## mips_core
module mips_core (
	input         clk,
	input         rst,           
	output [31:0] imem_addr,     
	input  [31:0] imem_rdata,    
	output [31:0] dmem_addr,     
	output [31:0] dmem_wdata,    
	output        dmem_we,       
	input  [31:0] dmem_rdata,    
	output        halt           
);
Size in the first run: ~1400 flip-flops.
clock: 7.11 ns
lec_check: 0
abc_area: 0
cap_margin: 10
cell_pad_in_sites_detail_placement: 2
cell_pad_in_sites_global_placement: 2
core_aspect_ratio: 1.64
core_margin: 10
core_utilization: 57
cts_cluster_diameter: 311
cts_cluster_size: 34
gpl_routability_driven: 0
gpl_timing_driven: 1
hold_slack_margin: -0.01
place_density_lb_addon: 0.15
slew_margin: 35
run.sh (not shown) runs the stock make flow with config.mk's settings and CLKGATE_MAP_FILE=.
The baseline failed in detailed placement with DPL-0033.
Edit:
Settings changed: ABC_AREA 0 to not set, CAP_MARGIN 10 to 20, CELL_PAD_IN_SITES_DETAIL_PLACEMENT 2 to not set, CELL_PAD_IN_SITES_GLOBAL_PLACEMENT 2 to not set, CORE_ASPECT_RATIO 1.64 to not set, CORE_MARGIN 10 to 2, CORE_UTILIZATION 57 to 58, CTS_CLUSTER_DIAMETER 311 to not set, CTS_CLUSTER_SIZE 34 to not set, GPL_ROUTABILITY_DRIVEN 0 to not set, GPL_TIMING_DRIVEN 1 to not set, HOLD_SLACK_MARGIN -0.01 to not set, PLACE_DENSITY_LB_ADDON 0.15 to not set, SLEW_MARGIN 35 to 20.
Clock period 7.11 ns to 5.06 ns, I/O delays scaled along.
What happened: With this change the flow ran to the end with violations: negative setup slack; die size went down by 10%; synthesized area stays the same; synthesized cell count is unchanged.

---

== exp/umber ==
Starting RTL as in the previous note.
export LEC_CHECK = 0
export CAP_MARGIN = 5
export CORE_MARGIN = 2
export CORE_UTILIZATION = 72
export CTS_CLUSTER_DIAMETER = 97
export CTS_CLUSTER_SIZE = 41
export PLACE_DENSITY = 0.65
export SETUP_SLACK_MARGIN = 0.73
export SLEW_MARGIN = 20
create_clock -name core_clock -period 3.74 [get_ports {clk}]
The log for exp/umber ends in 4_1_cts with error DPL-0033, so the run never completed.
Here is what was changed in the inputs of exp/sierra compared with exp/umber.
- CTS_CLUSTER_DIAMETER changed from 97 to 396
- CTS_CLUSTER_SIZE removed (was 41)
- CAP_MARGIN changed from 5 to 20
- PLACE_DENSITY removed (was 0.65)
- CORE_UTILIZATION changed from 72 to 62
- SETUP_SLACK_MARGIN removed (was 0.73)
- the clock period (ns, I/O delays scaled along) changed from 3.74 to 5.06
==> comparison <==
- exp/sierra finished all stages; layout check result: FAIL, due to setup timing.
- Initial cell density of the core: exp/sierra vs exp/umber down 10 points
- ~same multiplexer area fraction after synthesis in exp/sierra and exp/umber
- Taking exp/umber as the reference, in exp/sierra height of the die higher, detailed placement HPWL lower, cell row count higher, area of the core higher.
- As far as register bit total from synthesis is concerned, exp/sierra and exp/umber perform about the same.
- Top-level I/O count: exp/umber vs exp/sierra identical
#### Input delta (exp/maple over exp/sierra)
- SETUP_SLACK_MARGIN: unset -> -0.31
- CTS_CLUSTER_SIZE: unset -> 50
- CORE_UTILIZATION: 62 -> 66
- SLEW_MARGIN: 20 -> 35
- CTS_CLUSTER_DIAMETER: 396 -> unset
Findings:
The lower HPWL after detailed placement came out of exp/sierra. From exp/sierra to exp/maple, cell count after synthesis did not move at all. Compared exp/maple against exp/sierra; chip area estimate from yosys synthesis within noise. Die: exp/maple smaller than exp/sierra. exp/maple | ERROR | 5_1_grt. In terms of number of I/O port buffers, exp/maple and exp/sierra differ only marginally. Compared with exp/sierra, exp/maple shows a higher area of placed instances. [compare] base=exp/sierra new=exp/maple: setup slack after placement higher, area fraction in and, or, nand and nor cells after synthesis roughly the same. Summary: with exp/sierra as the reference, post-CTS setup-driven buffer insertion count in exp/maple moved up by more than half. As far as number of flops mapped to enable cells by yosys goes, exp/maple and exp/sierra are indistinguishable; the numbers are identical.
### exp/maple -> exp/delta
- removing SETUP_SLACK_MARGIN (formerly -0.31)
- changing CORE_UTILIZATION from 66 to 64
- removing CTS_CLUSTER_SIZE (formerly 50)
- changing SLEW_MARGIN from 35 to 20
- changing the clock period (ns, I/O delays scaled along) from 5.06 to 9.11
[summary]
exp/delta: full flow OK, the timing, design-rule and antenna checks passed. Post-DP HPWL: exp/delta lower than exp/maple. Setup slack at placement was lower in exp/maple than in exp/delta. Global placer's final weighted congestion delta for exp/delta relative to exp/maple: 5.2% lower. Delta (exp/delta minus exp/maple): chip height +1.5%, standard cell area after detailed placement -6800 um2, placeable core area +3400 um2. exp/maple has a higher number of setup buffers added after CTS than exp/delta. Going from exp/maple to exp/delta, total instance count after detailed placement shrank by more than 10%. Re number of I/O port buffers: no difference whatsoever between exp/delta and exp/maple. exp/delta: effective utilization at floorplan is 2.1 points lower than what exp/maple reported. Cmp exp/maple and exp/delta / total of cells resized after clock tree synthesis / higher: exp/maple.
[inputs] exp/indigo vs exp/delta
- CORE_UTILIZATION now 40, was 64
Findings:
Against exp/delta, exp/indigo comes in 0.02 ns higher on register-to-register slack.
Cmp exp/indigo vs exp/delta: part of the total power dissipated in sequential elements higher in exp/indigo
Worst setup slack for exp/indigo: 0.019 ns up relative to exp/delta
For maximum operating frequency, exp/indigo and exp/delta come out practically identical.
Comparing exp/delta and exp/indigo, via count is lower on exp/indigo.
Per the comparison of exp/indigo with exp/delta, finished layout cell area moved up, detailed-routing iteration count for the pre-antenna-repair pass went down 1.

---

Setup of run A:
mips_core again, from the RTL that the note above started with.
## mips_core
module mips_core (
	input         clk,
	input         rst,           
	output [31:0] imem_addr,     
	input  [31:0] imem_rdata,    
	output [31:0] dmem_addr,     
	output [31:0] dmem_wdata,    
	output        dmem_we,       
	input  [31:0] dmem_rdata,    
	output        halt           
);
clock: 15.8 ns
lec_check: 0
abc_area: 1
cap_margin: 10
cell_pad_in_sites_detail_placement: 2
cell_pad_in_sites_global_placement: 2
core_aspect_ratio: 1.64
core_margin: 10
core_utilization: 72
cts_cluster_diameter: 311
cts_cluster_size: 34
gpl_routability_driven: 0
gpl_timing_driven: 1
hold_slack_margin: -0.01
place_density_lb_addon: 0.15
slew_margin: 35
Run A did not finish: a tool error stopped it during global placement without I/O.
--- input diff run A..run B ---
# run A
export LEC_CHECK = 0
export ABC_AREA = 1
export CAP_MARGIN = 10
export CELL_PAD_IN_SITES_DETAIL_PLACEMENT = 2
export CELL_PAD_IN_SITES_GLOBAL_PLACEMENT = 2
export CORE_ASPECT_RATIO = 1.64
export CORE_MARGIN = 10
export CORE_UTILIZATION = 72
export CTS_CLUSTER_DIAMETER = 311
export CTS_CLUSTER_SIZE = 34
export GPL_ROUTABILITY_DRIVEN = 0
export GPL_TIMING_DRIVEN = 1
export HOLD_SLACK_MARGIN = -0.01
export PLACE_DENSITY_LB_ADDON = 0.15
export SLEW_MARGIN = 35
create_clock -name core_clock -period 15.8 [get_ports {clk}]
# run B
export LEC_CHECK = 0
export CAP_MARGIN = 20
export CORE_MARGIN = 2
export CORE_UTILIZATION = 40
export SLEW_MARGIN = 20
create_clock -name core_clock -period 7.1 [get_ports {clk}]
## What came out
Summary of the comparison: post-synthesis share of cell area spent on and-or and or-and gates is lower in run B, relative to run A. Per the comparison of run B with run A, post-synthesis simple-gate area fraction fell 12 points, floorplan utilization went down by 32 points, share of synthesized registers carrying an async set or reset roughly the same. Comparing run B and run A, post-synthesis xor/xnor area fraction is higher on run B. Summary of run B over run A: mapped cell area fell about 3%, die area went up by about 60%, share of synthesized area spent on multiplexers now sits higher, chip area in the Yosys report fell 3.0%, synthesized cell count went down by 3160. Run B: done, clean on timing, DRC and antenna. In the reports for run B and run A, the smaller floorplan core area belongs to run A.
--- input diff run B..run C ---
# run B
export LEC_CHECK = 0
export CAP_MARGIN = 20
export CORE_MARGIN = 2
export CORE_UTILIZATION = 40
export SLEW_MARGIN = 20
create_clock -name core_clock -period 7.1 [get_ports {clk}]
# run C
export LEC_CHECK = 0
export CAP_MARGIN = 20
export CORE_MARGIN = 2
export CORE_UTILIZATION = 40
export SLEW_MARGIN = 20
create_clock -name core_clock -period 10.0 [get_ports {clk}]
Going from run B to run C, the combinational power share was found to have gone down by 1.8 points.
Changes observed in run C relative to run B: time the worst path needs with I/O delays and setup now larger; total chip power went down; clock-pin transition on the worst setup and hold timing paths now sits at about the same level.
What run D does differently from run C at the input level:
# run C
export LEC_CHECK = 0
export CAP_MARGIN = 20
export CORE_MARGIN = 2
export CORE_UTILIZATION = 40
export SLEW_MARGIN = 20
create_clock -name core_clock -period 10.0 [get_ports {clk}]
# run D
export LEC_CHECK = 0
export CAP_MARGIN = 35
export CORE_MARGIN = 2
export CORE_UTILIZATION = 61
export SETUP_SLACK_MARGIN = 1.27
export SLEW_MARGIN = 20
create_clock -name core_clock -period 5.06 [get_ports {clk}]
### Flow results
The layout from run D, despite a flow that completed every stage, fails the layout checks, with the failing checks listed as negative setup slack. Biggest fanout along the worst timing path down 24 in run D wrt run C. Final total power (run D over run C): increase, about 130%. Wire length of the first global-routing pass (run D / run C): 1.3.

---

mips_core again, from the RTL that the note above started with.
// mips_core
module mips_core (
	input         clk,
	input         rst,           
	output [31:0] imem_addr,     
	input  [31:0] imem_rdata,    
	output [31:0] dmem_addr,     
	output [31:0] dmem_wdata,    
	output        dmem_we,       
	input  [31:0] dmem_rdata,    
	output        halt           
);
Settings: LEC_CHECK=0, ABC_AREA=1, CAP_MARGIN=30, CELL_PAD_IN_SITES_DETAIL_PLACEMENT=2, CELL_PAD_IN_SITES_GLOBAL_PLACEMENT=0, CORE_ASPECT_RATIO=0.96, CORE_MARGIN=2, CORE_UTILIZATION=70, CTS_CLUSTER_DIAMETER=33, GPL_TIMING_DRIVEN=0, MIN_ROUTING_LAYER=met2, SLEW_MARGIN=20; clock period 13.3 ns.
The starting point aborted during 3_5_place_dp.
Then changed:
- ABC_AREA: 1 -> 0
- CAP_MARGIN: 30 -> 20
- CELL_PAD_IN_SITES_DETAIL_PLACEMENT: 2 -> not set
- CORE_ASPECT_RATIO: 0.96 -> not set
- CORE_MARGIN: 2 -> 7
- CTS_CLUSTER_DIAMETER: 33 -> 324
- GPL_TIMING_DRIVEN: 0 -> not set
- SETUP_SLACK_MARGIN: not set -> 1.5
Outcome: Now the flow did not get past 5_1_grt (GRT-0116). Synthesized cell count fell by 41%. Die area rose by 3.2%. Synthesized area fell by 3.0%.
Power and IR drop assume default switching activity.
